### design/flow/config.mk
export PLATFORM = sky130hd
export DESIGN_NAME = TM_ALU
export DESIGN_NICKNAME = TM_ALU
export VERILOG_FILES = /design/flow/design.v
export SDC_FILE = /design/flow/constraint.sdc
export NUM_CORES = 4
export LEC_CHECK = 0
export ABC_AREA = 1
export CAP_MARGIN = 35
export CORE_ASPECT_RATIO = 0.91
export CORE_MARGIN = 2
export CORE_UTILIZATION = 57
export CTS_CLUSTER_DIAMETER = 119
export CTS_CLUSTER_SIZE = 96
export HOLD_SLACK_MARGIN = 0.01
export PLACE_DENSITY_LB_ADDON = 0.09
export SLEW_MARGIN = 30
export TNS_END_PERCENT = 95
### design/flow/constraint.sdc
create_clock -name core_clock -period 18.7 [get_ports {clk}]
set_input_delay 3.7400 -clock core_clock [delete_from_list [all_inputs] [get_ports {clk}]]
set_output_delay 3.7400 -clock core_clock [all_outputs]
set_load 0.01 [all_outputs]
### design/flow/design.v
module TM_ALU (
    input  wire        clk,
    input  wire        reset,
    input  wire [7:0]  AvgTxLen,
    input  wire [7:0]  InstExed,
    input  wire [7:0]  CurTxLen,
    output wire [7:0]  AvgTxLen_new,
    output wire [7:0]  InstExed_new
);
    reg [15:0] mac_result;  
    reg [7:0]  inc_result;
    reg [15:0] mac_reg;     
    reg [7:0]  inc_reg;      
    reg [7:0]  AvgTxLen_reg;  
    always @(posedge clk) begin
        if (reset) begin
            mac_reg      <= 0;
            inc_reg      <= 0;
            AvgTxLen_reg <= 0;
        end else begin
            mac_result     <= AvgTxLen * InstExed;
            mac_reg      <= mac_result + CurTxLen;
            inc_result     <= InstExed + 1;
            inc_reg      <= inc_result;
            AvgTxLen_reg <= AvgTxLen;  
        end
    end
    reg [7:0] AvgTxLen_new_reg;
    always @(posedge clk) begin
        if (reset) begin
            AvgTxLen_new_reg <= 0;
        end else begin
            if (inc_reg == 0) begin  
                AvgTxLen_new_reg <= 0;
            end else begin
                AvgTxLen_new_reg <= mac_reg / inc_reg;
            end
        end
    end
    assign AvgTxLen_new  = AvgTxLen_new_reg;
    assign InstExed_new = (reset) ? 8'b0 : AvgTxLen_reg;  
endmodule
### design/flow/run.sh
#!/bin/bash
# the make line also repeats each setting of config.mk as NAME=value (left out here)
make -C /OpenROAD-flow-scripts/flow DESIGN_CONFIG=/design/flow/config.mk WORK_HOME=/design/flow/orfs CLKGATE_MAP_FILE= finish
==> results.txt, run 1 <==
Implementation results are summarized by area below.

Die
According to the floorplan report, the placeable core area is 0.0173 sq mm. The die is 143 microns wide. The effective utilization at floorplan is 0.576. The chip area is 0.0185 sq mm.

The number of cell rows is 46. According to the I/O placement log, the pin count is 42. The floorplan step set the die height to 130 microns.

Synthesis
The mapped netlist covers 0.00995 sq mm. Warnings reported by Yosys during synthesis add up to 1. The prevailing post-synth register cell is sky130_fd_sc_hd__dfxtp_1. The mux contribution to synthesized area is 0. The fraction of the mapped netlist area in compound gates is 0.114.

For this run, the register share of the synthesized area comes to 0.153. Of the total synthesized cell area, the portion taken by full adders, half adders and majority gates is 0.258. The post-synthesis simple-gate area fraction is 0.288. Per the synthesis report, the XOR/XNOR share of the synthesized area is 0.0607. The fraction of synthesis flops using an asynchronous set or reset pin is 0. When the netlist entered floorplanning its net count stood at 1,676.

The commonest cells after synthesis are 335 x sky130_fd_sc_hd__nand2_1, 280 x sky130_fd_sc_hd__inv_1, 146 x sky130_fd_sc_hd__ha_1. According to the Yosys statistics, the synthesized design has a chip area of 0.00995 sq mm. The post-synthesis instance total is 1,467. The post-synth register bit count is 64. Of the post-synthesis cell area, the dominant cell type holds 0.184. The cell type with the largest total area is sky130_fd_sc_hd__ha_1. The biggest combinational cell group after synthesis is simple AND/OR/NAND/NOR gates. The count of flip-flops with a built-in enable after synthesis is 24. The most popular library cell in the synthesized design by count is sky130_fd_sc_hd__nand2_1. The synth_stat.txt file lists the number of cells as 1,467.

The number of distinct library cells after synthesis is 54. After synthesis, the cell types taking the most area are sky130_fd_sc_hd__ha_1 18%, sky130_fd_sc_hd__nand2_1 13%, sky130_fd_sc_hd__inv_1 11%, sky130_fd_sc_hd__dfxtp_1 8.0%, sky130_fd_sc_hd__fa_1 7.4%. Each instance of the synthesized netlist takes up on average 6.78 sq um.

Critical path
The launching element type of the critical path is a register. The highest fanout seen on the critical path is 9. In this design, the stage delay of the slowest critical-path cell is 800 ps. The arrival time of data at the worst endpoint is listed as 29,810 ps. Logic depth along the worst register-to-register path is recorded as 189.

The critical path is of the reg2reg type. The cell family contributing the most delay on the critical path is AND-OR/OR-AND gates. For flop-to-flop paths, the worst setup slack is -10,890 ps. The worst setup path is captured at a register. The most frequent cell on the critical path is sky130_fd_sc_hd__nand2_2. The buffer and inverter count on the worst path is 35. The startpoint of the most critical register-to-register path is inc_reg[7]. Per STA, the endpoint of the critical path is AvgTxLen_new_reg[0].

The required time at the worst endpoint is listed as 18,920 ps. The cell at the slowest stage of the critical path is sky130_fd_sc_hd__a21oi_1. In this run the critical register-to-register path is captured at AvgTxLen_new_reg[0]. The path length in cells of the critical path is 189. For reference, the critical path is launched at inc_reg[7].

Timing
The number of pins with negative max-slew slack in the final report is 0. The post-layout period usage of the worst path is 1.58. Setup total negative slack on the finished layout was measured at -31,260 ps. Setup repair after global routing could not meet its margin everywhere.

The final hold violation count recorded for this run is 0. The worst hold slack after final layout is 503 ps. The setup skew after layout is 12.4 ps. The flow reports an fmax of 33.8 MHz. The transition time recorded at the tightest slew-check pin is 1240 ps. The max-slew check reports its worst relative slack as 0.164. The final number of setup-violating endpoints is 5.

Setup slack on the critical path of the routed design comes to -10,890 ps. The minimum clock period after layout is 29,590 ps.

Placed design
The congestion estimate from routability-driven global placement came to 0.849. The estimated wirelength of the detail-placed design is 20.7 mm. The count of input and output buffers is 41.

Global routing
The overall track demand over capacity in global routing is 0.375. The global-route wire length before repair is 56.3 mm. The number of global-route vias before repair is 12,500. The maximum number of pins on one net before global-route repair is 33. The total overflow reported by the global router is 0. The number of antenna violations at the first check in global routing came to 12.

Flow run
The number of logged tool warnings is 31. Across the run, the number of max-cap violations was 0.

Route
The total number of vias is 15,400. The number of nets with antenna violations after detailed routing is 0. Using the TritonRoute via totals, the vias-per-cell ratio works out to 6.95.

The total length of routed wires is 58.7 mm. The detailed-route DRC error count is 0. The detailed-route wire length per cell is 26.5 microns. Per the log, the first TritonRoute iteration ended with a DRC count of 3,623. According to the report, the first pass of detailed routing completed in 23 iterations.

Cells and area
After the last flow step, the layout net total stands at 2,191. The final standard cell utilization of the core is 0.911. Between the synthesized netlist and the finished layout, the area growth was recorded as 58.0%.

Worst hold path
The capture endpoint of the worst hold path is inc_reg[4]. The hold path depth is 2. The startpoint of the tightest hold check path is inc_result[4]. The class of the most critical hold timing path is reg2reg.

Clocking
The timing report gives the clock slew at the launch and capture registers of the worst setup and hold paths as 70 ps. The clock insertion delay at the later pin of the skew report is 350 ps. The number of clock sinks came to 64. The CTS H-tree depth is 3. The number of buffers on the longest clock path is 2.

The clock tree root driver cell is sky130_fd_sc_hd__clkbuf_16. TritonCTS created 9 clock buffers. The clock tree from TritonCTS is done.

Status
The run finished, with violations left. The report lists the violated layout checks as negative setup slack.
routing by layer:
metal	vias to the layer above	wire length (microns)	global-route usage	part of all wire
met4	24	8030	0.235	0.14
met1	6709	17300	0.392	0.29
met2	1920	23000	0.704	0.39
li1	5716	-	-	-
met3	1045	9790	0.0620	0.17
met5	-	630	0	0.011
metrics by stage:
stage / setup slack, ps / area (sq um) / std cells
2_1_floorplan: -5350 / 10200 / 1467
6_report: -10890 / 15700 / 2219
5_1_grt: -11420 / 15700 / 2212
4_1_cts: -4620 / 14600 / 2138
3_3_place_gp: -4830 / 12900 / 1988
3_5_place_dp: -5640 / 12900 / 1988
cell type report:
cell class                 instances  area [sq um]
inverter                         290          1140
clock inverter                     6          66.3
clock buffer                      10           250
tap                              216           270
multi-input combinational       1071          8190
timing repair buffer             545          4240
sequential                        64          1520
timing repair inverter             1          7.51
antenna                           16          40.0
fill                             633          1540
what timing repair did:
action                     4_1_cts  5_1_grt
pin swaps                       68      147
setup buffers                  133       65
hold buffers                     0        0
setup endpoints to repair        3        4
gates resized                   81      138
cloned                           1        0
==> run 2, diff against run 1 <==
ABC_AREA = default   (was 1)
CAP_MARGIN = 20   (was 35)
CORE_ASPECT_RATIO = default   (was 0.91)
CORE_UTILIZATION = 66   (was 57)
CTS_CLUSTER_DIAMETER = default   (was 119)
CTS_CLUSTER_SIZE = default   (was 96)
HOLD_SLACK_MARGIN = default   (was 0.01)
PLACE_DENSITY_LB_ADDON = default   (was 0.09)
SETUP_SLACK_MARGIN = -1.91   (was default)
SLEW_MARGIN = 20   (was 30)
TNS_END_PERCENT = default   (was 95)
clock period = 24.3 ns   (was 18.7 ns; I/O delays follow)
==> results.txt, run 2 <==
This memo summarizes the results of the implementation run.

Status
Outcome: did not finish (was failed layout checks). The stage where the flow stopped is 5_1_grt. The first error in the log reads "[ERROR DPL-0038] Utilization greater than 100%, impossible to legalize".

Synthesis
The adder-cell share of the synthesized area was 0.266 (was 0.258). The mux contribution to synthesized area is 0.0460 (was 0). The total number of yosys warnings came to 1 (unchanged). Cell area leaders: sky130_fd_sc_hd__ha_1 19%, sky130_fd_sc_hd__dfxtp_1 8.3%, sky130_fd_sc_hd__fa_1 7.6%, sky130_fd_sc_hd__edfxtp_1 7.4%, sky130_fd_sc_hd__o21a_1 4.0% (was sky130_fd_sc_hd__ha_1 18%, sky130_fd_sc_hd__nand2_1 13%, sky130_fd_sc_hd__inv_1 11%, sky130_fd_sc_hd__dfxtp_1 8.0%, sky130_fd_sc_hd__fa_1 7.4%). The count of flip-flops with a built-in enable after synthesis is 24 (unchanged). The xor and xnor area share after synthesis is 0.0561 (was 0.0607). The post-synthesis simple-gate area fraction is 0.210 (was 0.288). The number of distinct library cells after synthesis is 86 (was 54).

The number of nets produced by synthesis is 1,370 (was 1,676). The biggest combinational cell group after synthesis is adder cells (was simple AND/OR/NAND/NOR gates). The post-synthesis instance total was 1,161 (was 1,467). The cell type with the largest total area is sky130_fd_sc_hd__ha_1 (unchanged). Leading cell types by count after synthesis: 146 x sky130_fd_sc_hd__ha_1, 94 x sky130_fd_sc_hd__inv_1, 91 x sky130_fd_sc_hd__nand2_1 (was 335 x sky130_fd_sc_hd__nand2_1, 280 x sky130_fd_sc_hd__inv_1, 146 x sky130_fd_sc_hd__ha_1). The fraction of the mapped netlist area in compound gates came to 0.211 (was 0.114). The count of state elements after synthesis is 64 (unchanged). The mean instance size in the synthesized netlist is 8.34 sq um (was 6.78 sq um). The cell total in the yosys stat output is 1,161 (was 1,467). The prevailing post-synth register cell is sky130_fd_sc_hd__dfxtp_1 (unchanged). The sequential cell area fraction in the yosys report is 0.157 (was 0.153). The most popular library cell in the synthesized design by count is sky130_fd_sc_hd__ha_1 (was sky130_fd_sc_hd__nand2_1). The chip area line of the yosys report is 0.00968 sq mm (was 0.00995 sq mm).

The post-synthesis instance area came to 0.00968 sq mm (was 0.00995 sq mm). The fraction of synthesis flops using an asynchronous set or reset pin is 0 (unchanged). The area share of the largest cell type after synthesis was 0.189 (was 0.184).

Placed design
The count of input and output buffers was 41 (unchanged). The last weighted congestion value of the routability-driven placer is 0.987 (was 0.849). The cell area after placement is 0.0126 sq mm (was 0.0129 sq mm). The estimated wirelength of the detail-placed design is 23.0 mm (was 20.7 mm). The worst slack at placement was -2780 ps (was -5640 ps). The cell total after placement was 1,626 (was 1,988).

Clocking
The TritonCTS buffer count is 9 (unchanged). The number of clock sinks seen by CTS is 64 (unchanged). The cts-stage hold buffer count came to 0 (unchanged). The CTS H-tree depth was 3 (unchanged).

The clock tree root driver cell is sky130_fd_sc_hd__clkbuf_16 (unchanged). The number of buffers on the longest clock path is 2 (unchanged).

Die
The number of cell rows was 44 (was 46). The effective utilization at floorplan was 0.671 (was 0.576). The chip area is 0.0157 sq mm (was 0.0185 sq mm). The top-level port count came to 42 (unchanged). The floorplan die height was 125 microns (was 130 microns). The area of the core is 0.0144 sq mm (was 0.0173 sq mm).

The floorplan die width is 125 microns (was 143 microns).
-- run 2: metrics by stage --
stage               TNS (ps)
detailed placement     -3980
global placement       -1960
floorplan              -4620
CTS                    -2760
-- run 2: timing repair --
item                                   4_1_cts
endpoints found under the hold margin        0
setup buffers                               57
gates resized                               53
setup endpoints to repair                    1
pin swaps                                   62
==> run 3, diff against run 2 <==
CELL_PAD_IN_SITES_GLOBAL_PLACEMENT = 1   (was default)
CORE_ASPECT_RATIO = 1.43   (was default)
CORE_MARGIN = 5   (was 2)
CORE_UTILIZATION = 67   (was 66)
CTS_CLUSTER_DIAMETER = 322   (was default)
CTS_CLUSTER_SIZE = 86   (was default)
GPL_ROUTABILITY_DRIVEN = 0   (was default)
GPL_TIMING_DRIVEN = 1   (was default)
HOLD_SLACK_MARGIN = 0.16   (was default)
MAX_ROUTING_LAYER = met4   (was default)
MIN_ROUTING_LAYER = met2   (was default)
PLACE_DENSITY = 0.64   (was default)
SETUP_SLACK_MARGIN = 1.07   (was -1.91)
TNS_END_PERCENT = 15   (was default)
clock period = 51.9 ns   (was 24.3 ns; I/O delays follow)
==> results.txt, run 3 <==
This memo summarizes the results of the implementation run.

Synthesis
The count of state elements after synthesis is 64 (unchanged). The adder-cell share of the synthesized area was 0.266 (unchanged). The most popular library cell in the synthesized design by count was sky130_fd_sc_hd__ha_1 (unchanged). The fraction of synthesis flops using an asynchronous set or reset pin is 0 (unchanged).

The area share of the largest cell type after synthesis is 0.189 (unchanged). The cell total in the yosys stat output is 1,161 (unchanged). The post-synthesis instance area was 0.00968 sq mm (unchanged).

The fraction of the mapped netlist area in compound gates is 0.211 (unchanged). The sequential cell area fraction in the yosys report is 0.157 (unchanged). The post-synthesis simple-gate area fraction is 0.210 (unchanged). The chip area line of the yosys report is 0.00968 sq mm (unchanged).

The xor and xnor area share after synthesis is 0.0561 (unchanged). The total number of yosys warnings was 1 (unchanged). The prevailing post-synth register cell is sky130_fd_sc_hd__dfxtp_1 (unchanged). The post-synthesis instance total is 1,161 (unchanged). Cell area leaders: sky130_fd_sc_hd__ha_1 19%, sky130_fd_sc_hd__dfxtp_1 8.3%, sky130_fd_sc_hd__fa_1 7.6%, sky130_fd_sc_hd__edfxtp_1 7.4%, sky130_fd_sc_hd__o21a_1 4.0% (unchanged).

The number of nets produced by synthesis came to 1,370 (unchanged). The mean instance size in the synthesized netlist is 8.34 sq um (unchanged). The count of flip-flops with a built-in enable after synthesis is 24 (unchanged). The biggest combinational cell group after synthesis is adder cells (unchanged). The number of distinct library cells after synthesis was 86 (unchanged). Leading cell types by count after synthesis: 146 x sky130_fd_sc_hd__ha_1, 94 x sky130_fd_sc_hd__inv_1, 91 x sky130_fd_sc_hd__nand2_1 (unchanged).

The cell type with the largest total area is sky130_fd_sc_hd__ha_1 (unchanged). The mux contribution to synthesized area is 0.0460 (unchanged).

Die
The floorplan die height was 154 microns (was 125 microns). The floorplan die width is 111 microns (was 125 microns). The chip area is 0.0170 sq mm (was 0.0157 sq mm).

The area of the core came to 0.0142 sq mm (was 0.0144 sq mm). The number of cell rows is 52 (was 44). The top-level port count is 42 (unchanged). The effective utilization at floorplan is 0.683 (was 0.671).

Status
Run-stopping error: [ERROR GPL-0301] Utilization 100.802 % exceeds 100% (was [ERROR DPL-0038] Utilization greater than 100%, impossible to legalize). The stage where the flow stopped is 3_3_place_gp (was 5_1_grt). Outcome: did not finish (unchanged).
==> run 4, diff against run 3 <==
CELL_PAD_IN_SITES_GLOBAL_PLACEMENT = default   (was 1)
CORE_ASPECT_RATIO = default   (was 1.43)
CORE_MARGIN = 2   (was 5)
CORE_UTILIZATION = 72   (was 67)
CTS_CLUSTER_DIAMETER = default   (was 322)
CTS_CLUSTER_SIZE = 96   (was 86)
GPL_ROUTABILITY_DRIVEN = default   (was 0)
GPL_TIMING_DRIVEN = default   (was 1)
HOLD_SLACK_MARGIN = default   (was 0.16)
MAX_ROUTING_LAYER = default   (was met4)
MIN_ROUTING_LAYER = default   (was met2)
PLACE_DENSITY = default   (was 0.64)
SETUP_SLACK_MARGIN = default   (was 1.07)
TNS_END_PERCENT = 10   (was 15)
clock period = 22.4 ns   (was 51.9 ns; I/O delays follow)
==> results.txt, run 4 <==
This memo summarizes the results of the implementation run.

Status
Outcome: did not finish (unchanged). The stage where the flow stopped is 4_1_cts (was 3_3_place_gp). Run-stopping error: [ERROR DPL-0038] Utilization greater than 100%, impossible to legalize (was [ERROR GPL-0301] Utilization 100.802 % exceeds 100%.).

Synthesis
The cell type with the largest total area is sky130_fd_sc_hd__ha_1 (unchanged). Leading cell types by count after synthesis: 146 x sky130_fd_sc_hd__ha_1, 94 x sky130_fd_sc_hd__inv_1, 91 x sky130_fd_sc_hd__nand2_1 (unchanged). The post-synthesis simple-gate area fraction came to 0.210 (unchanged). Cell area leaders: sky130_fd_sc_hd__ha_1 19%, sky130_fd_sc_hd__dfxtp_1 8.3%, sky130_fd_sc_hd__fa_1 7.6%, sky130_fd_sc_hd__edfxtp_1 7.4%, sky130_fd_sc_hd__o21a_1 4.0% (unchanged). The count of flip-flops with a built-in enable after synthesis is 24 (unchanged). The number of distinct library cells after synthesis came to 86 (unchanged).

The adder-cell share of the synthesized area is 0.266 (unchanged). The post-synthesis instance area was 0.00968 sq mm (unchanged). The most popular library cell in the synthesized design by count is sky130_fd_sc_hd__ha_1 (unchanged).

The chip area line of the yosys report is 0.00968 sq mm (unchanged). The cell total in the yosys stat output is 1,161 (unchanged). The xor and xnor area share after synthesis came to 0.0561 (unchanged). The biggest combinational cell group after synthesis is adder cells (unchanged). The number of nets produced by synthesis came to 1,370 (unchanged). The fraction of synthesis flops using an asynchronous set or reset pin is 0 (unchanged).

The fraction of the mapped netlist area in compound gates is 0.211 (unchanged). The prevailing post-synth register cell is sky130_fd_sc_hd__dfxtp_1 (unchanged). The total number of yosys warnings is 1 (unchanged). The sequential cell area fraction in the yosys report is 0.157 (unchanged). The mux contribution to synthesized area is 0.0460 (unchanged). The area share of the largest cell type after synthesis is 0.189 (unchanged). The mean instance size in the synthesized netlist came to 8.34 sq um (unchanged).

The count of state elements after synthesis was 64 (unchanged). The post-synthesis instance total is 1,161 (unchanged).

Placed design
At the end of routability-driven placement, the weighted congestion stood at 0.994. The wire-length estimate of the detail-placed layout is 29.5 mm. The count of input and output buffers is 41. The cell total after placement is 1,614.

Die
The number of cell rows is 42 (was 52). The floorplan die width came to 120 microns (was 111 microns). The effective utilization at floorplan is 0.734 (was 0.683). The area of the core is 0.0132 sq mm (was 0.0142 sq mm). The top-level port count is 42 (unchanged). The chip area is 0.0144 sq mm (was 0.0170 sq mm). The floorplan die height is 120 microns (was 154 microns).
==> run 4: through the flow <==
stage / cell area (sq um) / hold WS, ps / util / setup slack (ps)
detailed placement: 12600 / 447 / 0.956 / -6040
global placement: 12600 / 432 / 0.956 / -3840
floorplan: 10100 / 428 / - / -5000
==> run 5, diff against run 4 <==
CELL_PAD_IN_SITES_DETAIL_PLACEMENT = 0   (was default)
CELL_PAD_IN_SITES_GLOBAL_PLACEMENT = 1   (was default)
CORE_UTILIZATION = 16   (was 72)
CTS_CLUSTER_SIZE = 67   (was 96)
GPL_ROUTABILITY_DRIVEN = 0   (was default)
PLACE_DENSITY_LB_ADDON = 0.1   (was default)
TNS_END_PERCENT = default   (was 10)
clock period = 47.9 ns   (was 22.4 ns; I/O delays follow)
==> results.txt, run 5 <==
Implementation results are summarized by area below.

Critical path
Data on the critical path arrives at its endpoint at 34,180 ps. The setup check on the worst reg-to-reg path leaves a slack of 13,920 ps. In the setup report, the worst path falls into the class reg2reg. The path length in cells of the critical path is 142.

The buffer and inverter count on the worst path is 5. The critical path endpoint has a required time of 48,100 ps. The endpoint of the worst-slack reg-to-reg timing path is AvgTxLen_new_reg[0]. The kind of cell with the highest combined delay along the critical path is AND-OR/OR-AND gates. The path depth of the worst reg2reg path is 142.

STA classifies the critical path endpoint as a register. Following the worst setup path forward leads to its endpoint at AvgTxLen_new_reg[0]. The launching element type of the critical path is a register. OpenSTA lists the critical path startpoint as inc_reg[7]. The most frequent cell on the critical path is sky130_fd_sc_hd__o21a_1. The highest fanout seen on the critical path is 16. Among all stages on the critical path, the largest delay is contributed by sky130_fd_sc_hd__or4_1. The startpoint of the most critical register-to-register path is inc_reg[7]. In this design, the stage delay of the slowest critical-path cell is 800 ps.

Synthesis
The number of distinct library cells after synthesis was 86 (unchanged). The sequential cell area fraction in the yosys report was 0.157 (unchanged). The count of flip-flops with a built-in enable after synthesis is 24 (unchanged). The cell type with the largest total area is sky130_fd_sc_hd__ha_1 (unchanged). The post-synthesis instance total came to 1,161 (unchanged). Leading cell types by count after synthesis: 146 x sky130_fd_sc_hd__ha_1, 94 x sky130_fd_sc_hd__inv_1, 91 x sky130_fd_sc_hd__nand2_1 (unchanged).

The xor and xnor area share after synthesis was 0.0561 (unchanged). The fraction of the mapped netlist area in compound gates is 0.211 (unchanged). The cell total in the yosys stat output came to 1,161 (unchanged).

The chip area line of the yosys report came to 0.00968 sq mm (unchanged). Cell area leaders: sky130_fd_sc_hd__ha_1 19%, sky130_fd_sc_hd__dfxtp_1 8.3%, sky130_fd_sc_hd__fa_1 7.6%, sky130_fd_sc_hd__edfxtp_1 7.4%, sky130_fd_sc_hd__o21a_1 4.0% (unchanged). The biggest combinational cell group after synthesis is adder cells (unchanged). The total number of yosys warnings is 1 (unchanged).

The adder-cell share of the synthesized area came to 0.266 (unchanged). The post-synthesis instance area is 0.00968 sq mm (unchanged). The number of nets produced by synthesis is 1,370 (unchanged). The mux contribution to synthesized area is 0.0460 (unchanged). The count of state elements after synthesis is 64 (unchanged). The most popular library cell in the synthesized design by count is sky130_fd_sc_hd__ha_1 (unchanged). The mean instance size in the synthesized netlist was 8.34 sq um (unchanged). The post-synthesis simple-gate area fraction is 0.210 (unchanged). The area share of the largest cell type after synthesis is 0.189 (unchanged). The prevailing post-synth register cell is sky130_fd_sc_hd__dfxtp_1 (unchanged). The fraction of synthesis flops using an asynchronous set or reset pin is 0 (unchanged).

Clocking
The clock transition at the registers of the reported paths is 70 ps. The number of buffers on the longest clock path is 2. The number of clock sinks came to 64. TritonCTS built the clock tree.

The clock tree root driver cell is sky130_fd_sc_hd__clkbuf_16. The report lists the number of cells resized after CTS as 0. The CTS H-tree depth is 3.

The report puts the hold buffer count at CTS at 0. The TritonCTS buffer count is 9. Per the repair_timing log after CTS, setup buffers inserted total 0. At the later pin of the worst-skew pair, clock insertion delay measures 370 ps.

Placed design
The estimated wirelength of the detail-placed design is 26.4 mm (was 29.5 mm). The count of input and output buffers is 41 (unchanged).

Route
In the routed layout, each cell is associated on average with a via count of 4.14. The initial DRC count is 241. The routed length on met1 is 16.2 mm. Routed signal wires occupy layers up through met4.

The detail route stage leaves a number of antenna-violating nets equal to 0. After detailed routing, the average wire length per cell comes to 16.3 microns. Per the detailed-route log, wirelength across all metal layers totals 32.3 mm. The wire length on met3 is 791 microns.

The detailed router placed 8,190 vias in this run. The detailed-route DRC error count is 0. The total iterations of the first detailed-routing run is 4. The met2 wire length is 14.9 mm.

Worst hold path
Checking hold timing, the worst path is listed with class reg2reg. The report gives the cell count of the worst hold path as 1. The startpoint of the tightest hold check path is inc_result[2]. The worst hold path terminates at inc_reg[2].

Cells and area
Once layout is complete, the utilization of the core stands at 0.188. Per the layout report, the design carries 6,849 filler cells. The layout overhead on the synthesized area is 17.0%. Per the layout area report, the combinational gate area comes to 0.00766 sq mm. The area taken by sequential standard cells is reported as 0.00152 sq mm.

The number of nets in the layout is 1,398.

Global routing
The global-route wire length before repair is 50.6 mm. Summed over all routing layers, the global router reports a total usage of 0.106. After global routing the overflow that remains totals 0. Entering global routing, the biggest net connects 42 pins. The number of global-route vias before repair is 8,493.

The number of antenna violations at the first check in global routing came to 1.

Timing
The worst-case headroom to the max-slew limit is 0.387. Max-slew check failures listed in the final report amount to 0. The worst path in the final design needs a cycle of 33,980 ps, including I/O delays and setup.

The final timing summary puts the cycle share of the worst path at 0.709. Setup repair after global routing left no endpoint under its margin. The final count of hold timing violations is 0. On the final layout, the worst clock skew is 13.3 ps. The final number of setup-violating endpoints is 0. The pin closest to its max-slew limit shows a slew of 917 ps. The achievable frequency is 29.4 MHz. The summed negative setup slack over all endpoints is 0 ps.

Die
The effective utilization at floorplan is 0.161 (was 0.734). The chip area came to 0.0625 sq mm (was 0.0144 sq mm). The floorplan die height is 250 microns (was 120 microns). The area of the core is 0.0601 sq mm (was 0.0132 sq mm).

The top-level port count was 42 (unchanged). The number of cell rows came to 90 (was 42). The floorplan die width is 250 microns (was 120 microns).

Flow run
The number of logged tool warnings is 27. Per the run summary, max-cap violations total 0.

Status
Outcome: timing/DRC/antenna clean (was did not finish).
[run 5: routing by layer]
metal / up-vias / track usage
li1: 4225 / -
met1: 3865 / 0.144
met5: - / 0
met2: 86 / 0.177
met3: 14 / 0.0136
met4: 0 / 0.0251
[run 5: area by class of cell]
cell class	count	share of cell area
Timing Repair Buffer	55	0.0451
Tap cell	782	0.0864
Clock inverter	3	0.00199
Antenna cell	1	0.000221
Sequential cell	64	0.134
Multi-Input combinational cell	965	0.676
Clock buffer	13	0.0249
Inverter	94	0.0312
[run 5: stage by stage]
stage / setup WS [ps] / cells / hold WS [ps] / cell area (sq um)
floorplan: 17920 / 1161 / 429 / 9680
global placement: 13750 / 1960 / 441 / 11000
detailed placement: 13700 / 1960 / 443 / 11000
CTS: 13590 / 1976 / 461 / 11300
global route: 10840 / 1976 / 494 / 11300
finish: 13920 / 1977 / 456 / 11300
==> run 6, diff against run 5 <==
ABC_AREA = 1   (was default)
CELL_PAD_IN_SITES_DETAIL_PLACEMENT = default   (was 0)
CELL_PAD_IN_SITES_GLOBAL_PLACEMENT = default   (was 1)
CORE_MARGIN = 5   (was 2)
CORE_UTILIZATION = 71   (was 16)
CTS_CLUSTER_SIZE = default   (was 67)
GPL_ROUTABILITY_DRIVEN = default   (was 0)
HOLD_SLACK_MARGIN = 0.06   (was default)
PLACE_DENSITY_LB_ADDON = 0.02   (was 0.1)
SETUP_SLACK_MARGIN = -2.0   (was default)
clock period = 30.0 ns   (was 47.9 ns; I/O delays follow)
==> results.txt, run 6 <==
Implementation results are summarized by area below.

Synthesis
The fraction of the mapped netlist area in compound gates came to 0.114 (was 0.211). The count of state elements after synthesis is 64 (unchanged). The xor and xnor area share after synthesis is 0.0607 (was 0.0561). The biggest combinational cell group after synthesis is simple AND/OR/NAND/NOR gates (was adder cells). The mean instance size in the synthesized netlist is 6.78 sq um (was 8.34 sq um). The most popular library cell in the synthesized design by count is sky130_fd_sc_hd__nand2_1 (was sky130_fd_sc_hd__ha_1). The count of flip-flops with a built-in enable after synthesis is 24 (unchanged). The cell total in the yosys stat output is 1,467 (was 1,161). The total number of yosys warnings is 1 (unchanged).

The prevailing post-synth register cell was sky130_fd_sc_hd__dfxtp_1 (unchanged). The adder-cell share of the synthesized area was 0.258 (was 0.266). The number of distinct library cells after synthesis was 54 (was 86).

The fraction of synthesis flops using an asynchronous set or reset pin is 0 (unchanged). The mux contribution to synthesized area is 0 (was 0.0460). The sequential cell area fraction in the yosys report is 0.153 (was 0.157).

The cell type with the largest total area is sky130_fd_sc_hd__ha_1 (unchanged). The post-synthesis simple-gate area fraction is 0.288 (was 0.210). Leading cell types by count after synthesis: 335 x sky130_fd_sc_hd__nand2_1, 280 x sky130_fd_sc_hd__inv_1, 146 x sky130_fd_sc_hd__ha_1 (was 146 x sky130_fd_sc_hd__ha_1, 94 x sky130_fd_sc_hd__inv_1, 91 x sky130_fd_sc_hd__nand2_1). The post-synthesis instance total is 1,467 (was 1,161). The area share of the largest cell type after synthesis is 0.184 (was 0.189). The number of nets produced by synthesis is 1,676 (was 1,370). Cell area leaders: sky130_fd_sc_hd__ha_1 18%, sky130_fd_sc_hd__nand2_1 13%, sky130_fd_sc_hd__inv_1 11%, sky130_fd_sc_hd__dfxtp_1 8.0%, sky130_fd_sc_hd__fa_1 7.4% (was sky130_fd_sc_hd__ha_1 19%, sky130_fd_sc_hd__dfxtp_1 8.3%, sky130_fd_sc_hd__fa_1 7.6%, sky130_fd_sc_hd__edfxtp_1 7.4%, sky130_fd_sc_hd__o21a_1 4.0%). The chip area line of the yosys report is 0.00995 sq mm (was 0.00968 sq mm). The post-synthesis instance area came to 0.00995 sq mm (was 0.00968 sq mm).

Worst hold path
The class of the most critical hold timing path is reg2reg (unchanged). The hold path depth came to 2 (was 1). The capture endpoint of the worst hold path is inc_reg[7] (was inc_reg[2]). The startpoint of the tightest hold check path is inc_result[7] (was inc_result[2]).

Die
The floorplan die width is 128 microns (was 250 microns). The chip area is 0.0165 sq mm (was 0.0625 sq mm). The top-level port count is 42 (unchanged).

The area of the core came to 0.0138 sq mm (was 0.0601 sq mm). The effective utilization at floorplan is 0.720 (was 0.161). The floorplan die height was 128 microns (was 250 microns). The number of cell rows is 43 (was 90).

Route
The detailed-route DRC error count is 0 (unchanged). The total iterations of the first detailed-routing run is 5 (was 4). The post-detailed-route via-to-cell ratio came to 5.39 (was 4.14). The number of nets with antenna violations after detailed routing came to 0 (unchanged). The detailed-route wire length per cell was 12.6 microns (was 16.3 microns). The total length of routed wires was 21.0 mm (was 32.3 mm). The total number of vias is 8,964 (was 8,190). The initial DRC count came to 398 (was 241). The antenna diode count is 0 (was 1).

Status
Outcome: timing/DRC/antenna clean (unchanged).

Critical path
The path length in cells of the critical path was 196 (was 142). The highest fanout seen on the critical path is 16 (unchanged). The cell family contributing the most delay on the critical path was simple AND/OR/NAND/NOR gates (was AND-OR/OR-AND gates). The element type at the critical path end is a register (unchanged). The worst-case register-to-register setup slack is 1420 ps (was 13,920 ps). The path depth of the worst reg2reg path is 196 (was 142). The data required time of the worst path came to 30,220 ps (was 48,100 ps). The termination of the worst setup path was AvgTxLen_new_reg[0] (unchanged). The buffer and inverter count on the worst path came to 32 (was 5). The worst setup path startpoint is inc_reg[0] (was inc_reg[7]).

The path type of the worst setup path is reg2reg (unchanged). The cell at the slowest stage of the critical path is sky130_fd_sc_hd__dfxtp_1 (was sky130_fd_sc_hd__or4_1). The delay of the slowest cell on the worst path is 370 ps (was 800 ps). The arrival time at the worst endpoint is 28,790 ps (was 34,180 ps). The most frequent cell on the critical path was sky130_fd_sc_hd__nand2_1 (was sky130_fd_sc_hd__o21a_1). The launching element type of the critical path is a register (unchanged).

The startpoint of the most critical register-to-register path was inc_reg[0] (was inc_reg[7]). The endpoint of the worst-slack reg-to-reg timing path is AvgTxLen_new_reg[0] (unchanged).

Timing
The actual transition at the worst max-transition pin is 649 ps (was 917 ps). The setup skew after layout is 6.14 ps (was 13.3 ps). The post-layout period usage of the worst path is 0.953 (was 0.709). The final count of hold timing violations is 0 (unchanged).

The worst setup slack after layout is 1420 ps (was 13,920 ps). The number of pins with negative max-slew slack in the final report was 0 (unchanged). The worst-case headroom to the max-slew limit is 0.567 (was 0.387). The achievable frequency is 35.0 MHz (was 29.4 MHz).

The final number of setup-violating endpoints came to 0 (unchanged). The minimum clock period after layout is 28,580 ps (was 33,980 ps).

Cells and area
The number of nets in the layout is 1,688 (was 1,398). The number of non-filler instances in the completed layout was 1,664 (was 1,977). The layout overhead on the synthesized area is 7.89% (was 17.0%). The count of filler cells inserted in the layout was 1,087 (was 6,849).

The final standard cell utilization of the core is 0.777 (was 0.188).

Placed design
The last weighted congestion value of the routability-driven placer is 0.886. The count of input and output buffers came to 41 (unchanged). The cell total after placement is 1,648 (was 1,960). The worst slack at placement was 1540 ps (was 13,700 ps). The estimated wirelength of the detail-placed design is 16.8 mm (was 26.4 mm).

Global routing
The total overflow reported by the global router came to 0 (unchanged). The number of global-route vias before repair came to 8,689 (was 8,493). The number of antenna violations at the first check in global routing is 0 (was 1). The global-route wire length before repair is 37.4 mm (was 50.6 mm).

The maximum number of pins on one net before global-route repair is 36 (was 42). The overall track demand over capacity in global routing is 0.267 (was 0.106).

Clocking
The cts-stage hold buffer count was 0 (unchanged). The clock insertion delay at the later pin of the skew report is 340 ps (was 370 ps). The setup fix buffers added after clock tree synthesis is 0 (unchanged). The CTS H-tree depth is 3 (unchanged). The clock transition at the registers of the reported paths came to 50 ps (was 70 ps). The number of buffers on the longest clock path came to 2 (unchanged). The TritonCTS buffer count is 9 (unchanged). The number of clock sinks seen by CTS is 64 (unchanged).

The clock tree root driver cell is sky130_fd_sc_hd__clkbuf_16 (unchanged). The clock tree from TritonCTS is done (unchanged).

Flow run
The reported max-cap violation count is 0 (unchanged). The number of logged tool warnings is 27 (unchanged).
-- run 6: layer usage --
metal	track usage	wire [microns]	vias up
met2	0.482	10400	180
met3	0.0295	833	31
met5	0	0	-
met4	0.0724	359	0
li1	-	-	4670
met1	0.339	9450	4083
-- run 6: final cells by class --
type | instances | area [sq um] | area share
tap | 180 | 225 | 0.0210
inverter | 290 | 1110 | 0.103
multi-input combinational | 1071 | 7170 | 0.668
clock inverter | 3 | 15.0 | 0.00140
sequential | 64 | 1520 | 0.142
clock buffer | 13 | 272 | 0.0253
timing repair buffer | 43 | 425 | 0.0396
-- run 6: what timing repair did --
item / CTS / global route
hold endpoints to repair: 0 / 0
endpoints found under the setup margin: 0 / 1
resized: 0 / 6
-- run 6: metrics by stage --
stage          TNS (ps)  instance area [sq um]  hold WS, ps
2_1_floorplan         0                   9950          425
3_3_place_gp          0                  10400          430
3_5_place_dp          0                  10400          439
4_1_cts               0                  10700          445
5_1_grt           -1950                  10700          485
6_report              0                  10700          446
==> run 7, diff against run 6 <==
ABC_AREA = default   (was 1)
CAP_MARGIN = 35   (was 20)
CORE_ASPECT_RATIO = 0.86   (was default)
CORE_MARGIN = 9   (was 5)
CORE_UTILIZATION = 48   (was 71)
CTS_CLUSTER_DIAMETER = 119   (was default)
CTS_CLUSTER_SIZE = 96   (was default)
GPL_ROUTABILITY_DRIVEN = 0   (was default)
HOLD_SLACK_MARGIN = 0.01   (was 0.06)
PLACE_DENSITY_LB_ADDON = 0.09   (was 0.02)
SETUP_SLACK_MARGIN = 4.31   (was -2.0)
SLEW_MARGIN = 30   (was 20)
TNS_END_PERCENT = 95   (was default)
clock period = 17.3 ns   (was 30.0 ns; I/O delays follow)
==> results.txt, run 7 <==
Implementation results are summarized by area below.

Critical path
The worst setup path startpoint is inc_reg[4] (was inc_reg[0]). The most frequent cell on the critical path is sky130_fd_sc_hd__o21a_1 (was sky130_fd_sc_hd__nand2_1). The data required time of the worst path is 17,500 ps (was 30,220 ps). The arrival time at the worst endpoint was 27,910 ps (was 28,790 ps). The element type at the critical path end was a register (unchanged). The delay of the slowest cell on the worst path is 550 ps (was 370 ps).

The launching element type of the critical path is a register (unchanged). The cell at the slowest stage of the critical path was sky130_fd_sc_hd__or4_4 (was sky130_fd_sc_hd__dfxtp_1). The termination of the worst setup path is AvgTxLen_new_reg[0] (unchanged). The cell family contributing the most delay on the critical path is AND-OR/OR-AND gates (was simple AND/OR/NAND/NOR gates). The path type of the worst setup path was reg2reg (unchanged). The buffer and inverter count on the worst path came to 10 (was 32). The path length in cells of the critical path was 143 (was 196).

The startpoint of the most critical register-to-register path is inc_reg[4] (was inc_reg[0]). The path depth of the worst reg2reg path is 143 (was 196). The highest fanout seen on the critical path was 8 (was 16).

The endpoint of the worst-slack reg-to-reg timing path was AvgTxLen_new_reg[0] (unchanged). The worst-case register-to-register setup slack was -10,420 ps (was 1420 ps).

Timing
The worst-case headroom to the max-slew limit is 0.388 (was 0.567). The final number of setup-violating endpoints was 5 (was 0). The setup skew after layout came to 8.32 ps (was 6.14 ps). The achievable frequency is 36.1 MHz (was 35.0 MHz).

The worst setup slack after layout is -10,420 ps (was 1420 ps). The post-layout period usage of the worst path is 1.60 (was 0.953). The number of pins with negative max-slew slack in the final report was 0 (unchanged). The actual transition at the worst max-transition pin is 908 ps (was 649 ps). The minimum clock period after layout came to 27,720 ps (was 28,580 ps).

The final count of hold timing violations was 0 (unchanged). Setup repair after global routing could not meet its margin everywhere.

Synthesis
The fraction of the mapped netlist area in compound gates is 0.211 (was 0.114). The cell type with the largest total area is sky130_fd_sc_hd__ha_1 (unchanged). The sequential cell area fraction in the yosys report is 0.157 (was 0.153).

The number of nets produced by synthesis is 1,370 (was 1,676). The prevailing post-synth register cell is sky130_fd_sc_hd__dfxtp_1 (unchanged). The mean instance size in the synthesized netlist is 8.34 sq um (was 6.78 sq um). The total number of yosys warnings is 1 (unchanged). The most popular library cell in the synthesized design by count is sky130_fd_sc_hd__ha_1 (was sky130_fd_sc_hd__nand2_1). The count of state elements after synthesis is 64 (unchanged).

The post-synthesis simple-gate area fraction is 0.210 (was 0.288). The fraction of synthesis flops using an asynchronous set or reset pin came to 0 (unchanged). The chip area line of the yosys report is 0.00968 sq mm (was 0.00995 sq mm). Leading cell types by count after synthesis: 146 x sky130_fd_sc_hd__ha_1, 94 x sky130_fd_sc_hd__inv_1, 91 x sky130_fd_sc_hd__nand2_1 (was 335 x sky130_fd_sc_hd__nand2_1, 280 x sky130_fd_sc_hd__inv_1, 146 x sky130_fd_sc_hd__ha_1).

The post-synthesis instance area is 0.00968 sq mm (was 0.00995 sq mm). The cell total in the yosys stat output is 1,161 (was 1,467). The mux contribution to synthesized area was 0.0460 (was 0). The post-synthesis instance total is 1,161 (was 1,467).

The xor and xnor area share after synthesis is 0.0561 (was 0.0607). Cell area leaders: sky130_fd_sc_hd__ha_1 19%, sky130_fd_sc_hd__dfxtp_1 8.3%, sky130_fd_sc_hd__fa_1 7.6%, sky130_fd_sc_hd__edfxtp_1 7.4%, sky130_fd_sc_hd__o21a_1 4.0% (was sky130_fd_sc_hd__ha_1 18%, sky130_fd_sc_hd__nand2_1 13%, sky130_fd_sc_hd__inv_1 11%, sky130_fd_sc_hd__dfxtp_1 8.0%, sky130_fd_sc_hd__fa_1 7.4%). The adder-cell share of the synthesized area is 0.266 (was 0.258). The count of flip-flops with a built-in enable after synthesis is 24 (unchanged). The biggest combinational cell group after synthesis is adder cells (was simple AND/OR/NAND/NOR gates). The area share of the largest cell type after synthesis came to 0.189 (was 0.184).

The number of distinct library cells after synthesis is 86 (was 54).

Die
The floorplan die height is 150 microns (was 128 microns). The area of the core came to 0.0195 sq mm (was 0.0138 sq mm). The top-level port count is 42 (unchanged). The effective utilization at floorplan came to 0.496 (was 0.720).

The floorplan die width is 171 microns (was 128 microns). The number of cell rows came to 47 (was 43). The chip area is 0.0256 sq mm (was 0.0165 sq mm).

Cells and area
The final standard cell utilization of the core is 0.797 (was 0.777). The layout overhead on the synthesized area is 60.8% (was 7.89%). The number of nets in the layout is 1,890 (was 1,688).

The number of non-filler instances in the completed layout is 1,956 (was 1,664).

Global routing
The overall track demand over capacity in global routing is 0.262 (was 0.267). The maximum number of pins on one net before global-route repair is 42 (was 36). The global-route wire length before repair came to 54.4 mm (was 37.4 mm). The number of antenna violations at the first check in global routing came to 2 (was 0). The total overflow reported by the global router was 0 (unchanged).

The number of global-route vias before repair is 10,900 (was 8,689).

Placed design
The count of input and output buffers came to 41 (unchanged). The estimated wirelength of the detail-placed design is 22.7 mm (was 16.8 mm). The cell total after placement was 1,739 (was 1,648).

Worst hold path
The capture endpoint of the worst hold path was inc_reg[5] (was inc_reg[7]). The class of the most critical hold timing path is reg2reg (unchanged). The startpoint of the tightest hold check path was inc_result[5] (was inc_result[7]). The hold path depth is 1 (was 2).

Clocking
The clock tree from TritonCTS is done (unchanged). The clock transition at the registers of the reported paths is 60 ps (was 50 ps). The number of clock sinks seen by CTS is 64 (unchanged). The TritonCTS buffer count is 9 (unchanged). The number of buffers on the longest clock path is 2 (unchanged). The clock tree root driver cell is sky130_fd_sc_hd__clkbuf_16 (unchanged). The clock insertion delay at the later pin of the skew report came to 350 ps (was 340 ps). The CTS H-tree depth was 3 (unchanged).

Status
The report lists the violated layout checks as negative setup slack. Outcome: failed layout checks (was timing/DRC/antenna clean).

Route
The total length of routed wires is 39.3 mm (was 21.0 mm). The initial DRC count came to 1,082 (was 398). The total number of vias was 11,500 (was 8,964). The detailed-route DRC error count is 0 (unchanged). The detailed-route wire length per cell is 20.1 microns (was 12.6 microns). The number of nets with antenna violations after detailed routing came to 0 (unchanged). The total iterations of the first detailed-routing run came to 6 (was 5). The post-detailed-route via-to-cell ratio was 5.88 (was 5.39).

Flow run
The reported max-cap violation count is 0 (unchanged). The number of logged tool warnings is 30 (was 27).
-- run 7: layer usage --
layer / global-route usage / wire length (microns) / up-vias / part of all wire
li1: - / - / 5214 / -
met1: 0.334 / 15700 / 5400 / 0.40
met2: 0.438 / 17700 / 651 / 0.45
met3: 0.0371 / 3480 / 238 / 0.089
met4: 0.105 / 2380 / 2 / 0.061
met5: 0 / 13 / - / 0.00033
-- run 7: layout make-up --
| class | instances | area, sq um |
|---|---|---|
| Multi-Input combinational cell | 965 | 8640 |
| Timing Repair Buffer | 547 | 4380 |
| Fill cell | 1192 | 3960 |
| Sequential cell | 64 | 1530 |
| Inverter | 94 | 357 |
| Tap cell | 269 | 337 |
| Clock buffer | 9 | 225 |
| Clock inverter | 7 | 103 |
| Antenna cell | 1 | 2.50 |
-- run 7: per-stage QoR --
stage / instance area [sq um] / setup WS [ps] / hold WS (ps) / TNS, ps
CTS: 14800 / -8550 / 454 / -23740
detailed placement: 13000 / -9740 / 438 / -28270
finish: 15600 / -10420 / 457 / -31850
global placement: 13000 / -9030 / 436 / -25230
global route: 15600 / -11330 / 485 / -35600
floorplan: 10200 / -9970 / 428 / -29200
-- run 7: what timing repair did --
item | CTS | global route
pin swaps | 81 | 42
buffers inserted | 157 | 41
setup endpoints to repair | 7 | 7
hold endpoints to repair | 0 | 0
resized | 66 | 77
hold buffers | 0 | 0
==> run 8, diff against run 7 <==
CAP_MARGIN = 20   (was 35)
CORE_ASPECT_RATIO = default   (was 0.86)
CORE_MARGIN = 2   (was 9)
CORE_UTILIZATION = 31   (was 48)
CTS_CLUSTER_DIAMETER = default   (was 119)
CTS_CLUSTER_SIZE = default   (was 96)
GPL_ROUTABILITY_DRIVEN = default   (was 0)
HOLD_SLACK_MARGIN = default   (was 0.01)
PLACE_DENSITY_LB_ADDON = default   (was 0.09)
SETUP_SLACK_MARGIN = default   (was 4.31)
SLEW_MARGIN = 20   (was 30)
TNS_END_PERCENT = 75   (was 95)
clock period = 51.9 ns   (was 17.3 ns; I/O delays follow)
==> results.txt, run 8 <==
Implementation results are summarized by area below.

Worst hold path
The capture endpoint of the worst hold path is inc_reg[4] (was inc_reg[5]). The startpoint of the tightest hold check path is inc_result[4] (was inc_result[5]). The class of the most critical hold timing path is reg2reg (unchanged). The hold path depth was 1 (unchanged).

Critical path
The cell at the slowest stage of the critical path is sky130_fd_sc_hd__a32oi_1 (was sky130_fd_sc_hd__or4_4). The path type of the worst setup path is reg2reg (unchanged). The worst-case register-to-register setup slack came to 17,840 ps (was -10,420 ps). The data required time of the worst path is 52,090 ps (was 17,500 ps).

The element type at the critical path end is a register (unchanged). The cell family contributing the most delay on the critical path is AND-OR/OR-AND gates (unchanged). The most frequent cell on the critical path is sky130_fd_sc_hd__o21a_1 (unchanged). The path length in cells of the critical path is 141 (was 143). The buffer and inverter count on the worst path came to 6 (was 10).

The endpoint of the worst-slack reg-to-reg timing path is AvgTxLen_new_reg[0] (unchanged). The delay of the slowest cell on the worst path is 820 ps (was 550 ps). The worst setup path startpoint is inc_reg[3] (was inc_reg[4]).

The launching element type of the critical path was a register (unchanged). The startpoint of the most critical register-to-register path was inc_reg[3] (was inc_reg[4]). The termination of the worst setup path is AvgTxLen_new_reg[0] (unchanged). The arrival time at the worst endpoint is 34,250 ps (was 27,910 ps). The highest fanout seen on the critical path came to 16 (was 8). The path depth of the worst reg2reg path was 141 (was 143).

Synthesis
The cell total in the yosys stat output came to 1,161 (unchanged). The mux contribution to synthesized area is 0.0460 (unchanged). The number of distinct library cells after synthesis is 86 (unchanged). The prevailing post-synth register cell was sky130_fd_sc_hd__dfxtp_1 (unchanged). The fraction of the mapped netlist area in compound gates came to 0.211 (unchanged).

The adder-cell share of the synthesized area came to 0.266 (unchanged). Cell area leaders: sky130_fd_sc_hd__ha_1 19%, sky130_fd_sc_hd__dfxtp_1 8.3%, sky130_fd_sc_hd__fa_1 7.6%, sky130_fd_sc_hd__edfxtp_1 7.4%, sky130_fd_sc_hd__o21a_1 4.0% (unchanged). The mean instance size in the synthesized netlist is 8.34 sq um (unchanged). The sequential cell area fraction in the yosys report is 0.157 (unchanged). The total number of yosys warnings is 1 (unchanged). The xor and xnor area share after synthesis is 0.0561 (unchanged).

The count of state elements after synthesis was 64 (unchanged). The fraction of synthesis flops using an asynchronous set or reset pin was 0 (unchanged). The cell type with the largest total area is sky130_fd_sc_hd__ha_1 (unchanged). The area share of the largest cell type after synthesis is 0.189 (unchanged). The count of flip-flops with a built-in enable after synthesis came to 24 (unchanged). The chip area line of the yosys report is 0.00968 sq mm (unchanged).

The post-synthesis instance area was 0.00968 sq mm (unchanged). The post-synthesis instance total is 1,161 (unchanged). Leading cell types by count after synthesis: 146 x sky130_fd_sc_hd__ha_1, 94 x sky130_fd_sc_hd__inv_1, 91 x sky130_fd_sc_hd__nand2_1 (unchanged). The most popular library cell in the synthesized design by count was sky130_fd_sc_hd__ha_1 (unchanged).

The biggest combinational cell group after synthesis is adder cells (unchanged). The number of nets produced by synthesis came to 1,370 (unchanged). The post-synthesis simple-gate area fraction came to 0.210 (unchanged).

Global routing
The number of global-route vias before repair is 8,298 (was 10,900). The number of antenna violations at the first check in global routing is 1 (was 2). The global-route wire length before repair is 39.6 mm (was 54.4 mm). The total overflow reported by the global router was 0 (unchanged). The maximum number of pins on one net before global-route repair is 42 (unchanged).

The overall track demand over capacity in global routing is 0.144 (was 0.262).

Route
The number of nets with antenna violations after detailed routing came to 0 (unchanged). The total number of vias is 8,299 (was 11,500). The post-detailed-route via-to-cell ratio is 5.25 (was 5.88). The detailed-route wire length per cell came to 14.4 microns (was 20.1 microns). The total length of routed wires is 22.8 mm (was 39.3 mm).

The detailed-route DRC error count is 0 (unchanged). The initial DRC count came to 491 (was 1,082). The total iterations of the first detailed-routing run is 6 (unchanged). The antenna diode count was 0 (was 1).

Placed design
The last weighted congestion value of the routability-driven placer is 0.819. The cell area after placement is 0.0105 sq mm (was 0.0130 sq mm). The count of input and output buffers is 41 (unchanged).

The estimated wirelength of the detail-placed design was 18.1 mm (was 22.7 mm).

Clocking
The clock insertion delay at the later pin of the skew report is 350 ps (about the same). The CTS H-tree depth is 3 (unchanged). The setup fix buffers added after clock tree synthesis is 0 (was 157). The number of clock sinks seen by CTS is 64 (unchanged). The cts-stage hold buffer count came to 0 (unchanged). The cell resize tally after clock tree synthesis is 0 (was 66). The clock transition at the registers of the reported paths is 70 ps (was 60 ps). The number of buffers on the longest clock path is 2 (unchanged). The TritonCTS buffer count is 9 (unchanged). The clock tree root driver cell is sky130_fd_sc_hd__clkbuf_16 (unchanged). The clock tree from TritonCTS is done (unchanged).

Timing
Setup repair after global routing missed its margin: no (was yes). The number of pins with negative max-slew slack in the final report is 0 (unchanged). The final count of hold timing violations came to 0 (unchanged).

The final number of setup-violating endpoints is 0 (was 5). The actual transition at the worst max-transition pin was 1020 ps (was 908 ps). The achievable frequency is 29.4 MHz (was 36.1 MHz). The post-layout period usage of the worst path is 0.656 (was 1.60). The setup skew after layout is 17.1 ps (was 8.32 ps). The summed negative setup slack over all endpoints came to 0 ps (was -31,850 ps). The worst-case headroom to the max-slew limit is 0.322 (was 0.388).

The worst hold slack after final layout is 441 ps (was 457 ps). The minimum clock period after layout is 34,060 ps (was 27,720 ps).

Cells and area
The number of nets in the layout came to 1,389 (was 1,890). The count of filler cells inserted in the layout was 3,168 (was 1,192). The final design instance area without fill is 0.0107 sq mm (was 0.0156 sq mm).

The layout overhead on the synthesized area is 10.9% (was 60.8%).

Die
The effective utilization at floorplan came to 0.316 (was 0.496). The floorplan die height was 181 microns (was 150 microns). The chip area came to 0.0327 sq mm (was 0.0256 sq mm). The top-level port count is 42 (unchanged). The floorplan die width is 181 microns (was 171 microns).

The number of cell rows is 64 (was 47). The area of the core was 0.0307 sq mm (was 0.0195 sq mm).

Status
Outcome: timing/DRC/antenna clean (was failed layout checks).

Flow run
The reported max-cap violation count is 0 (unchanged). The number of logged tool warnings is 27 (was 30).
-- run 8: per-layer routing --
metal | routed length [microns] | global-route usage | part of all wire
met1 | 10800 | 0.189 | 0.48
met4 | 622 | 0.0548 | 0.027
met5 | 0 | 0 | 0
met3 | 796 | 0.0153 | 0.035
met2 | 10500 | 0.244 | 0.46
-- run 8: stage by stage --
stage	util	worst slack [ps]	std cells
global placement	0.341	18820	1565
global route	0.350	14660	1581
detailed placement	0.341	18360	1565
finish	0.350	17840	1581
CTS	0.350	18180	1581
floorplan	-	21920	1161
-- run 8: final cells by class --
type,count,area [sq um],area share
clock inverters,4,30.0,0.00280
repair buffers,46,448,0.0417
multi-input cells,965,7640,0.712
clock buffers,12,246,0.0230
inverters,94,353,0.0329
flip-flops and latches,64,1520,0.142
well taps,396,495,0.0461
==> run 9, diff against run 8 <==
ABC_AREA = 1   (was default)
CORE_ASPECT_RATIO = 0.92   (was default)
CORE_UTILIZATION = 72   (was 31)
CTS_CLUSTER_DIAMETER = 272   (was default)
CTS_CLUSTER_SIZE = 19   (was default)
HOLD_SLACK_MARGIN = -0.09   (was default)
PLACE_DENSITY = 0.77   (was default)
SETUP_SLACK_MARGIN = -0.76   (was default)
TNS_END_PERCENT = default   (was 75)
clock period = 23.5 ns   (was 51.9 ns; I/O delays follow)
==> results.txt, run 9 <==
This memo summarizes the results of the implementation run.

Status
Outcome: did not finish (was timing/DRC/antenna clean). The flow halted during 5_1_grt. The first error in the log reads "[ERROR DPL-0038] Utilization greater than 100%, impossible to legalize".

Synthesis
The mux contribution to synthesized area is 0 (was 0.0460). The fraction of the mapped netlist area in compound gates is 0.114 (was 0.211). Cell area leaders: sky130_fd_sc_hd__ha_1 18%, sky130_fd_sc_hd__nand2_1 13%, sky130_fd_sc_hd__inv_1 11%, sky130_fd_sc_hd__dfxtp_1 8.0%, sky130_fd_sc_hd__fa_1 7.4% (was sky130_fd_sc_hd__ha_1 19%, sky130_fd_sc_hd__dfxtp_1 8.3%, sky130_fd_sc_hd__fa_1 7.6%, sky130_fd_sc_hd__edfxtp_1 7.4%, sky130_fd_sc_hd__o21a_1 4.0%). The number of distinct library cells after synthesis was 54 (was 86). The area share of the largest cell type after synthesis came to 0.184 (was 0.189). The post-synthesis instance area is 0.00995 sq mm (was 0.00968 sq mm). Leading cell types by count after synthesis: 335 x sky130_fd_sc_hd__nand2_1, 280 x sky130_fd_sc_hd__inv_1, 146 x sky130_fd_sc_hd__ha_1 (was 146 x sky130_fd_sc_hd__ha_1, 94 x sky130_fd_sc_hd__inv_1, 91 x sky130_fd_sc_hd__nand2_1).

The biggest combinational cell group after synthesis is simple AND/OR/NAND/NOR gates (was adder cells). The number of nets produced by synthesis is 1,676 (was 1,370). The prevailing post-synth register cell is sky130_fd_sc_hd__dfxtp_1 (unchanged).

The post-synthesis simple-gate area fraction was 0.288 (was 0.210). The count of state elements after synthesis is 64 (unchanged). The xor and xnor area share after synthesis was 0.0607 (was 0.0561). The adder-cell share of the synthesized area is 0.258 (was 0.266). The total number of yosys warnings was 1 (unchanged). The cell total in the yosys stat output is 1,467 (was 1,161). The cell type with the largest total area is sky130_fd_sc_hd__ha_1 (unchanged).

The most popular library cell in the synthesized design by count is sky130_fd_sc_hd__nand2_1 (was sky130_fd_sc_hd__ha_1). The count of flip-flops with a built-in enable after synthesis is 24 (unchanged). The fraction of synthesis flops using an asynchronous set or reset pin is 0 (unchanged).

The sequential cell area fraction in the yosys report is 0.153 (was 0.157). The chip area line of the yosys report is 0.00995 sq mm (was 0.00968 sq mm). The post-synthesis instance total is 1,467 (was 1,161). The mean instance size in the synthesized netlist is 6.78 sq um (was 8.34 sq um).

Die
The top-level port count is 42 (unchanged). The chip area is 0.0148 sq mm (was 0.0327 sq mm). The number of cell rows came to 41 (was 64). The effective utilization at floorplan is 0.732 (was 0.316).

The area of the core is 0.0136 sq mm (was 0.0307 sq mm). The floorplan die height was 117 microns (was 181 microns). The floorplan die width is 127 microns (was 181 microns).

Clocking
The cts-stage hold buffer count is 0 (unchanged). The number of buffers on the longest clock path is 2 (unchanged). The clock tree root driver cell is sky130_fd_sc_hd__clkbuf_16 (unchanged).

The CTS H-tree depth is 3 (unchanged). The TritonCTS buffer count is 9 (unchanged). The number of clock sinks seen by CTS was 64 (unchanged).

Placed design
The cell area after placement is 0.0118 sq mm (was 0.0105 sq mm). The cell total after placement is 1,808 (was 1,565). The count of input and output buffers was 41 (unchanged). The estimated wirelength of the detail-placed design came to 19.5 mm (was 18.1 mm). The last weighted congestion value of the routability-driven placer is 0.878 (was 0.819).
## run 9: timing repair
action,4_1_cts
endpoints found under the hold margin,0
pin swaps,23
setup endpoints to repair,1
buffers inserted,11
resized,42
## run 9: per-stage QoR
| stage | TNS (ps) | hold slack (ps) | worst slack [ps] |
|---|---|---|---|
| after floorplan | -744 | 425 | -744 |
| after global placement | -194 | 433 | -194 |
| after detailed placement | -1290 | 448 | -1290 |
| after CTS | -744 | 458 | -744 |
==> run 10, diff against run 9 <==
CORE_ASPECT_RATIO = default   (was 0.92)
CTS_CLUSTER_DIAMETER = default   (was 272)
CTS_CLUSTER_SIZE = default   (was 19)
HOLD_SLACK_MARGIN = default   (was -0.09)
PLACE_DENSITY = 0.37   (was 0.77)
SETUP_SLACK_MARGIN = default   (was -0.76)
TNS_END_PERCENT = 20   (was default)
clock period = 18.2 ns   (was 23.5 ns; I/O delays follow)
==> results.txt, run 10 <==
This memo summarizes the results of the implementation run.

Placed design
The last weighted congestion value of the routability-driven placer was 0.912 (was 0.878). The count of input and output buffers is 41 (unchanged). The cell area after placement was 0.0128 sq mm (was 0.0118 sq mm). The cell total after placement is 1,940 (was 1,808). The estimated wirelength of the detail-placed design is 28.4 mm (was 19.5 mm).

Die
The top-level port count is 42 (unchanged). The chip area is 0.0148 sq mm (about the same). The floorplan die width is 122 microns (was 127 microns). The number of cell rows is 42 (was 41). The area of the core is 0.0133 sq mm (was 0.0136 sq mm).

The effective utilization at floorplan is 0.746 (was 0.732). The floorplan die height was 122 microns (was 117 microns).

Status
The stage where the flow stopped is 4_1_cts (was 5_1_grt). Run-stopping error: [ERROR DPL-0038] Utilization greater than 100%, impossible to legalize (unchanged). Outcome: did not finish (unchanged).

Synthesis
The mux contribution to synthesized area was 0 (unchanged). The sequential cell area fraction in the yosys report is 0.153 (unchanged). The adder-cell share of the synthesized area came to 0.258 (unchanged). The area share of the largest cell type after synthesis is 0.184 (unchanged). The fraction of the mapped netlist area in compound gates was 0.114 (unchanged). The chip area line of the yosys report is 0.00995 sq mm (unchanged).

The count of flip-flops with a built-in enable after synthesis is 24 (unchanged). The cell type with the largest total area is sky130_fd_sc_hd__ha_1 (unchanged). The xor and xnor area share after synthesis was 0.0607 (unchanged).

The mean instance size in the synthesized netlist is 6.78 sq um (unchanged). The number of distinct library cells after synthesis is 54 (unchanged). The prevailing post-synth register cell is sky130_fd_sc_hd__dfxtp_1 (unchanged). The post-synthesis instance area is 0.00995 sq mm (unchanged). The count of state elements after synthesis is 64 (unchanged). The cell total in the yosys stat output is 1,467 (unchanged). The post-synthesis simple-gate area fraction is 0.288 (unchanged).

Cell area leaders: sky130_fd_sc_hd__ha_1 18%, sky130_fd_sc_hd__nand2_1 13%, sky130_fd_sc_hd__inv_1 11%, sky130_fd_sc_hd__dfxtp_1 8.0%, sky130_fd_sc_hd__fa_1 7.4% (unchanged). The post-synthesis instance total is 1,467 (unchanged). Leading cell types by count after synthesis: 335 x sky130_fd_sc_hd__nand2_1, 280 x sky130_fd_sc_hd__inv_1, 146 x sky130_fd_sc_hd__ha_1 (unchanged).

The biggest combinational cell group after synthesis is simple AND/OR/NAND/NOR gates (unchanged). The number of nets produced by synthesis is 1,676 (unchanged). The most popular library cell in the synthesized design by count is sky130_fd_sc_hd__nand2_1 (unchanged).

The fraction of synthesis flops using an asynchronous set or reset pin is 0 (unchanged). The total number of yosys warnings is 1 (unchanged).
## run 10: through the flow
step	setup WS (ps)
after floorplan	-5910
after global placement	-4960
after detailed placement	-7590
